==> run E: inputs <==
==> flow/design.v (excerpt) <==
module ram_single_port(
    input clk,
    input write_en,
    input reset,
    input [6:0] addr,
    input [7:0] data_in,
    output reg [7:0] data_out    
);
clock: 3.51 ns
lec_check: 0
abc_area: 0
cap_margin: 25
cell_pad_in_sites_global_placement: 0
core_margin: 2
core_utilization: 70
cts_cluster_diameter: 119
max_routing_layer: met4
min_routing_layer: met1
place_density: 0.62
setup_slack_margin: 0.77
slew_margin: 10
run.sh (not shown) runs the stock make flow with config.mk's settings and CLKGATE_MAP_FILE=.
==> run F: changes against run E <==
- CTS_CLUSTER_DIAMETER: 119 -> 27
- PLACE_DENSITY: 0.62 -> 0.55
- SETUP_SLACK_MARGIN: 0.77 -> 0.46
==> flow/constraint.sdc (replaced) <==
create_clock -name core_clock -period 2.0 [get_ports {clk}]
set_input_delay 0.4000 -clock core_clock [delete_from_list [all_inputs] [get_ports {clk}]]
set_output_delay 0.4000 -clock core_clock [all_outputs]
set_load 0.01 [all_outputs]
==> run R: changes against run E <==
- ABC_AREA: 0 -> not set
- CAP_MARGIN: 25 -> 15
- CELL_PAD_IN_SITES_GLOBAL_PLACEMENT: 0 -> not set
- CORE_UTILIZATION: 70 -> 72
- CTS_CLUSTER_DIAMETER: 119 -> not set
- CTS_CLUSTER_SIZE: not set -> 35
- MAX_ROUTING_LAYER: met4 -> not set
- MIN_ROUTING_LAYER: met1 -> not set
- PLACE_DENSITY: 0.62 -> 0.38
- SETUP_SLACK_MARGIN: 0.77 -> 0.6
- SLEW_MARGIN: 10 -> 20
==> flow/constraint.sdc (replaced) <==
create_clock -name core_clock -period 2.07 [get_ports {clk}]
set_input_delay 0.4140 -clock core_clock [delete_from_list [all_inputs] [get_ports {clk}]]
set_output_delay 0.4140 -clock core_clock [all_outputs]
set_load 0.01 [all_outputs]
==> run P: changes against run E <==
- ABC_AREA: 0 -> not set
- CAP_MARGIN: 25 -> 35
- CELL_PAD_IN_SITES_GLOBAL_PLACEMENT: 0 -> not set
- CORE_UTILIZATION: 70 -> 72
- CTS_CLUSTER_DIAMETER: 119 -> 382
- CTS_CLUSTER_SIZE: not set -> 18
- MAX_ROUTING_LAYER: met4 -> not set
- MIN_ROUTING_LAYER: met1 -> not set
- PLACE_DENSITY: 0.62 -> not set
- PLACE_DENSITY_LB_ADDON: not set -> 0.0
- SETUP_SLACK_MARGIN: 0.77 -> -0.28
- SLEW_MARGIN: 10 -> 20
==> flow/constraint.sdc (replaced) <==
create_clock -name core_clock -period 3.94 [get_ports {clk}]
set_input_delay 0.7880 -clock core_clock [delete_from_list [all_inputs] [get_ports {clk}]]
set_output_delay 0.7880 -clock core_clock [all_outputs]
set_load 0.01 [all_outputs]
==> results <==
Floorplan Core Area: run E 34370 µm²; run R 33360 µm²; run P 33360 µm²; run F 34370 µm²
Non-filler cells, final: run E 2413; run R 2560; run P 2299; run F 2654
Crit path arrival time: run E 3.03 ns; run R 2.47 ns; run P 3.33 ns; run F 2.65 ns
Number of H-tree branching levels: run E 2; run R 2; run P 2; run F 3
Clock insertion delay at the later pin of the skew report: run E 0.61 ns; run R 0.61 ns; run P 0.54 ns; run F 0.66 ns
Worst EP required: run E 3.84 ns; run R 2.42 ns; run P 4.16 ns; run F 2.36 ns
Sequential cell fraction of total power: run E 0.534; run R 0.507; run P 0.598; run F 0.388
Horizontal die dimension: run E 190.4 µm; run R 187.8 µm; run P 187.8 µm; run F 190.4 µm
Number of global-route vias before repair: run E 15750; run R 18430; run P 15440; run F 19390
Clock network power: run E 0.00523 W; run R 0.00939 W; run P 0.00338 W; run F 0.0176 W
Crit path from: run E addr[0]; run R memory[2][3]; run P addr[1]; run F memory[54][3]
Design Area, Final: run E 27320 µm²; run R 30600 µm²; run P 26270 µm²; run F 32080 µm²
Worst Hold Margin: run E 0.7011 ns; run R 0.3819 ns; run P 0.8251 ns; run F 0.4024 ns
Run status: run E complete, no violations; run R complete, but fails checks; run P complete, no violations; run F complete, but fails checks
Reasons for failing layout checks: run E -; run R negative setup slack; run P -; run F negative setup slack
Share of total power in combinational logic: run E 0.082; run R 0.109; run P 0.088; run F 0.081
Detail-routed net length per standard cell: run E 28.29 µm; run R 33.71 µm; run P 28.54 µm; run F 35.67 µm
Total placed instance area: run E 25740 µm²; run R 27920 µm²; run P 25280 µm²; run F 27750 µm²
Setup repair after global routing missed its margin: run E no; run R yes; run P no; run F yes
Post-route clock period utilization: run E 0.7684; run R 1.023; run P 0.7900; run F 1.146
Standby leakage power: run E 9.785 nW; run R 11.08 nW; run P 9.216 nW; run F 11.83 nW
Violation count after the first detailed-route iteration: run E 2423; run R 3421; run P 2695; run F 3773
HPWL after DPL: run E 45.01 mm; run R 48.95 mm; run P 43.06 mm; run F 48.75 mm
Post-CTS Setup Repair Bufs: run E 0; run R 12; run P 0; run F 11
Die outline area: run E 36250 µm²; run R 35260 µm²; run P 35260 µm²; run F 36250 µm²
Crit path to: run E data_out[7]; run R data_out[3]; run P memory[39][4]; run F data_out[3]

========
==> job 4676 <==
ram_single_port again, from the RTL that the note above started with.
export LEC_CHECK = 0
export CAP_MARGIN = 35
export CORE_ASPECT_RATIO = 0.53
export CORE_MARGIN = 2
export CORE_UTILIZATION = 43
export CTS_CLUSTER_DIAMETER = 120
export GPL_ROUTABILITY_DRIVEN = 1
export GPL_TIMING_DRIVEN = 0
export PLACE_DENSITY = 0.83
export SETUP_SLACK_MARGIN = 0.24
export SLEW_MARGIN = 20
create_clock -name core_clock -period 2.09 [get_ports {clk}]
==> job 2502: changes against job 4676 <==
CAP_MARGIN = 20   (was 35)
CORE_ASPECT_RATIO = default   (was 0.53)
CORE_UTILIZATION = 72   (was 43)
CTS_CLUSTER_DIAMETER = default   (was 120)
GPL_ROUTABILITY_DRIVEN = default   (was 1)
GPL_TIMING_DRIVEN = default   (was 0)
PLACE_DENSITY = default   (was 0.83)
SETUP_SLACK_MARGIN = -0.2   (was 0.24)
==> flow/constraint.sdc (replaced) <==
create_clock -name core_clock -period 2.0 [get_ports {clk}]
set_input_delay 0.4000 -clock core_clock [delete_from_list [all_inputs] [get_ports {clk}]]
set_output_delay 0.4000 -clock core_clock [all_outputs]
set_load 0.01 [all_outputs]
==> job 7903: changes against job 4676 <==
ABC_AREA = 1   (was default)
CAP_MARGIN = 0   (was 35)
CORE_ASPECT_RATIO = default   (was 0.53)
CORE_UTILIZATION = 72   (was 43)
CTS_CLUSTER_DIAMETER = 233   (was 120)
CTS_CLUSTER_SIZE = 10   (was default)
GPL_ROUTABILITY_DRIVEN = default   (was 1)
GPL_TIMING_DRIVEN = default   (was 0)
HOLD_SLACK_MARGIN = 0.27   (was default)
PLACE_DENSITY = default   (was 0.83)
SETUP_SLACK_MARGIN = 0.6   (was 0.24)
==> flow/constraint.sdc (replaced) <==
create_clock -name core_clock -period 2.0 [get_ports {clk}]
set_input_delay 0.4000 -clock core_clock [delete_from_list [all_inputs] [get_ports {clk}]]
set_output_delay 0.4000 -clock core_clock [all_outputs]
set_load 0.01 [all_outputs]
==> results <==
Job 4676 finished but failed the layout checks on setup timing. Job 7903 produced a clean layout. Job 2502 finished with setup timing left. Clock skew: job 7903 < job 2502 < job 4676. Between job 7903 and job 4676, the lower synthesized area is in job 4676 (gap about 1.2%, measured against job 4676). Worst hold slack: job 4676 > job 7903 > job 2502. Against job 4676, the non-clock buffer count of job 7903 is lower by 130. In job 7903 the via count is higher than in job 4676, by about 7%. Sequential share of layout area: job 2502 is higher than job 7903 (1.3 points).

========
==> inputs of 10-08 <==
==> flow/design.v <==
`timescale 1ns/1ps
module ram_single_port(
    input clk,
    input write_en,
    input reset,
    input [6:0] addr,
    input [7:0] data_in,
    output reg [7:0] data_out    
);
integer i;
reg [7:0] memory [63:0];
reg [7:0] temp;
reg [7:0] op_buff;
always@(posedge clk) 
begin
    if (reset == 1'b1)
    begin
        for (i=0;i<64;i=i+1) 
            memory[i] <= 8'h00;
        temp<=8'h00;
    end
    else
    begin
        if (write_en == 1)
        begin
            temp <= data_in;
            memory[addr[5:0]] <= data_in;
        end
        else
        begin
            temp <= memory[addr[5:0]];
            data_out <= memory[addr[5:0]];
        end
    end  
end
endmodule
==> flow/run.sh <==
#!/bin/bash
# the make line also repeats each setting of config.mk as NAME=value (left out here)
make -C /OpenROAD-flow-scripts/flow DESIGN_CONFIG=/design/flow/config.mk WORK_HOME=/design/flow/orfs CLKGATE_MAP_FILE= finish
==> flow/config.mk <==
export PLATFORM = sky130hd
export DESIGN_NAME = ram_single_port
export DESIGN_NICKNAME = ram_single_port
export VERILOG_FILES = /design/flow/design.v
export SDC_FILE = /design/flow/constraint.sdc
export NUM_CORES = 4
export LEC_CHECK = 0
export CAP_MARGIN = 35
export CORE_ASPECT_RATIO = 0.89
export CORE_MARGIN = 2
export CORE_UTILIZATION = 72
export CTS_CLUSTER_DIAMETER = 382
export CTS_CLUSTER_SIZE = 18
export PLACE_DENSITY = 0.35
export SETUP_SLACK_MARGIN = 0.79
export SLEW_MARGIN = 20
==> flow/constraint.sdc <==
create_clock -name core_clock -period 2.71 [get_ports {clk}]
set_input_delay 0.5420 -clock core_clock [delete_from_list [all_inputs] [get_ports {clk}]]
set_output_delay 0.5420 -clock core_clock [all_outputs]
set_load 0.01 [all_outputs]
==> 03-01: changes against 10-08 <==
Settings changed: CAP_MARGIN 35 to 15, CORE_ASPECT_RATIO 0.89 to unset, CTS_CLUSTER_DIAMETER 382 to unset, CTS_CLUSTER_SIZE 18 to 35, PLACE_DENSITY 0.35 to 0.38, SETUP_SLACK_MARGIN 0.79 to 0.47.
==> flow/constraint.sdc (replaced) <==
create_clock -name core_clock -period 2.07 [get_ports {clk}]
set_input_delay 0.4140 -clock core_clock [delete_from_list [all_inputs] [get_ports {clk}]]
set_output_delay 0.4140 -clock core_clock [all_outputs]
set_load 0.01 [all_outputs]
==> 08-20: changes against 10-08 <==
Settings changed: CAP_MARGIN 35 to 20, CORE_ASPECT_RATIO 0.89 to 0.77, CORE_UTILIZATION 72 to 47, CTS_CLUSTER_DIAMETER 382 to unset, CTS_CLUSTER_SIZE 18 to 53, GPL_ROUTABILITY_DRIVEN set to 0, PLACE_DENSITY 0.35 to unset, SETUP_SLACK_MARGIN 0.79 to unset.
==> flow/constraint.sdc (replaced) <==
create_clock -name core_clock -period 5.0 [get_ports {clk}]
set_input_delay 1.0000 -clock core_clock [delete_from_list [all_inputs] [get_ports {clk}]]
set_output_delay 1.0000 -clock core_clock [all_outputs]
set_load 0.01 [all_outputs]
==> deck_impl_summary.md <==
Run Summary

Status
  • Status: complete, no violations

Power and ir drop
  • Worst ir drop on vdd: 0.000249 V
  • Net Sw Frac: 23.1%

Global route
  • Gr usage total: 27.0%

Final layout
  • Final non-clock buffer share: 2.63%
  • Synth-to-Final Area Change: 11.0%
  • Logic share of the area: 29.8%

Clock network
  • Clock Latency Late Sink: 0.61 ns

STA
  • Final period utilization: between 70% and 80%
-- figures above: 08-20

==> deck_impl_summary.md <==
Run Summary

STA
  • Final Worst Setup Slack: -0.0323 ns
  • Final Setup Violations: 3

Final layout
  • Synth-to-Final Area Change: 25.0%
  • Logic share of the area: 30.7%

Power and ir drop
  • Worst ir drop on vdd: 0.000766 V
  • Net Sw Frac: 24.0%

Global route
  • Gr usage total: 47.5%

Status
  • Status: complete, but fails checks
  • Blocking Checks: negative setup slack

Clock network
  • Clock Latency Late Sink: 0.60 ns
-- figures above: 03-01

==> deck_impl_summary.md <==
Run Summary

Global route
  • Gr usage total: 41.9%

Final layout
  • Logic share of the area: 32.3%
  • Synth-to-Final Area Change: 19.2%
  • Sequential Area: between 0.015 and 0.02 mm^2

Detailed routing
  • Post-route ant nets: 0

Power and ir drop
  • Net Sw Frac: 23.7%

STA
  • Final period utilization: 78.4%

Status
  • Status: complete, no violations

Clock network
  • Clock Latency Late Sink: about 0.55 ns

Die
  • Core Area: 0.0333 mm^2
-- figures above: 10-08


========
==> indigo: inputs <==
Starts from the design.v that is shown in full above.
make LEC_CHECK=0 ABC_AREA=0 CAP_MARGIN=25 CELL_PAD_IN_SITES_GLOBAL_PLACEMENT=0 CORE_ASPECT_RATIO=0.88 CORE_MARGIN=2 CORE_UTILIZATION=72 CTS_CLUSTER_DIAMETER=380 MAX_ROUTING_LAYER=met4 MIN_ROUTING_LAYER=met1 PLACE_DENSITY=0.67 SETUP_SLACK_MARGIN=0.77 SLEW_MARGIN=10 finish   # period 9.24 ns
==> juniper: changes against indigo <==
CAP_MARGIN = 15   (was 25)
CORE_ASPECT_RATIO = unset   (was 0.88)
CORE_UTILIZATION = 70   (was 72)
CTS_CLUSTER_DIAMETER = 27   (was 380)
CTS_CLUSTER_SIZE = 36   (was unset)
PLACE_DENSITY = unset   (was 0.67)
SETUP_SLACK_MARGIN = 0.46   (was 0.77)
==> flow/constraint.sdc (replaced) <==
create_clock -name core_clock -period 2.0 [get_ports {clk}]
set_input_delay 0.4000 -clock core_clock [delete_from_list [all_inputs] [get_ports {clk}]]
set_output_delay 0.4000 -clock core_clock [all_outputs]
set_load 0.01 [all_outputs]
==> results <==
indigo completed without violations. juniper completed and failed the layout checks on setup timing.
Of indigo and juniper, juniper has the higher sequential power (gap about 80%, measured against juniper).
In sequential cell count, juniper and indigo do not differ.
Against indigo, the clock-buffer cell count of juniper is higher by 60.
Of juniper and indigo, juniper has the higher non-clock buffer count (gap 273).
The clock power of juniper is 8.5 times that of indigo.
Between indigo and juniper, the lower first-iteration DRC count is in indigo (gap 39%, measured against juniper).
In indigo the critical path depth is higher than in juniper, by 1.
Between indigo and juniper, the lower core utilization is in indigo (gap 15 points).
Between indigo and juniper, the lower final cell count is in indigo (gap 14%, measured against juniper).
Of indigo and juniper, indigo has the higher worst hold slack (gap 0.42 ns).
==> figures <==
                                                                                               juniper       indigo
Run status                                                                             failed layout checks  no timing/DRC/antenna violations
Layout check failures                                                                     setup timing            -
Antenna diode count                                                                                  6            0
Combined area of the multi-input logic cells                                                 9290 um^2    8050 um^2
Non-clock buffering overhead in the final layout                                                0.0962       0.0143
Worst Path Required                                                                            2.36 ns      9.51 ns
Number of global-route vias before repair                                                        19400        15000
RD Place Congestion                                                                              0.996        0.911
Cell area after placement                                                                   27800 um^2   24600 um^2
Critical path type                                                                          reg -> reg    in -> reg
Hold Crit Endpoint                                                                         data_out[5]  data_out[4]
Power Total                                                                                    33.2 mW      5.21 mW
Leak pwr                                                                                       11.8 nW      9.13 nW
Total power density per cell area                                                         1040 nW/um^2  198 nW/um^2
Area added between synthesis and finish                                                          31.9%        8.05%
Slowest Stage Delay on Critical Path                                                           0.57 ns      0.81 ns
Proportion of cell area occupied by multi-input gates                                            0.290        0.306
Internal                                                                                       25.0 mW      4.04 mW
Die extent in y                                                                                 190 um       176 um
Clock-pin slew reported for the worst setup and hold paths after clock tree synthesis          0.05 ns      0.06 ns
Total wire length                                                                              94.7 mm      64.2 mm
Slew at the pin closest to its max-slew limit                                                 0.913 ns      1.08 ns
Power is estimated from default activity; no workload was simulated.
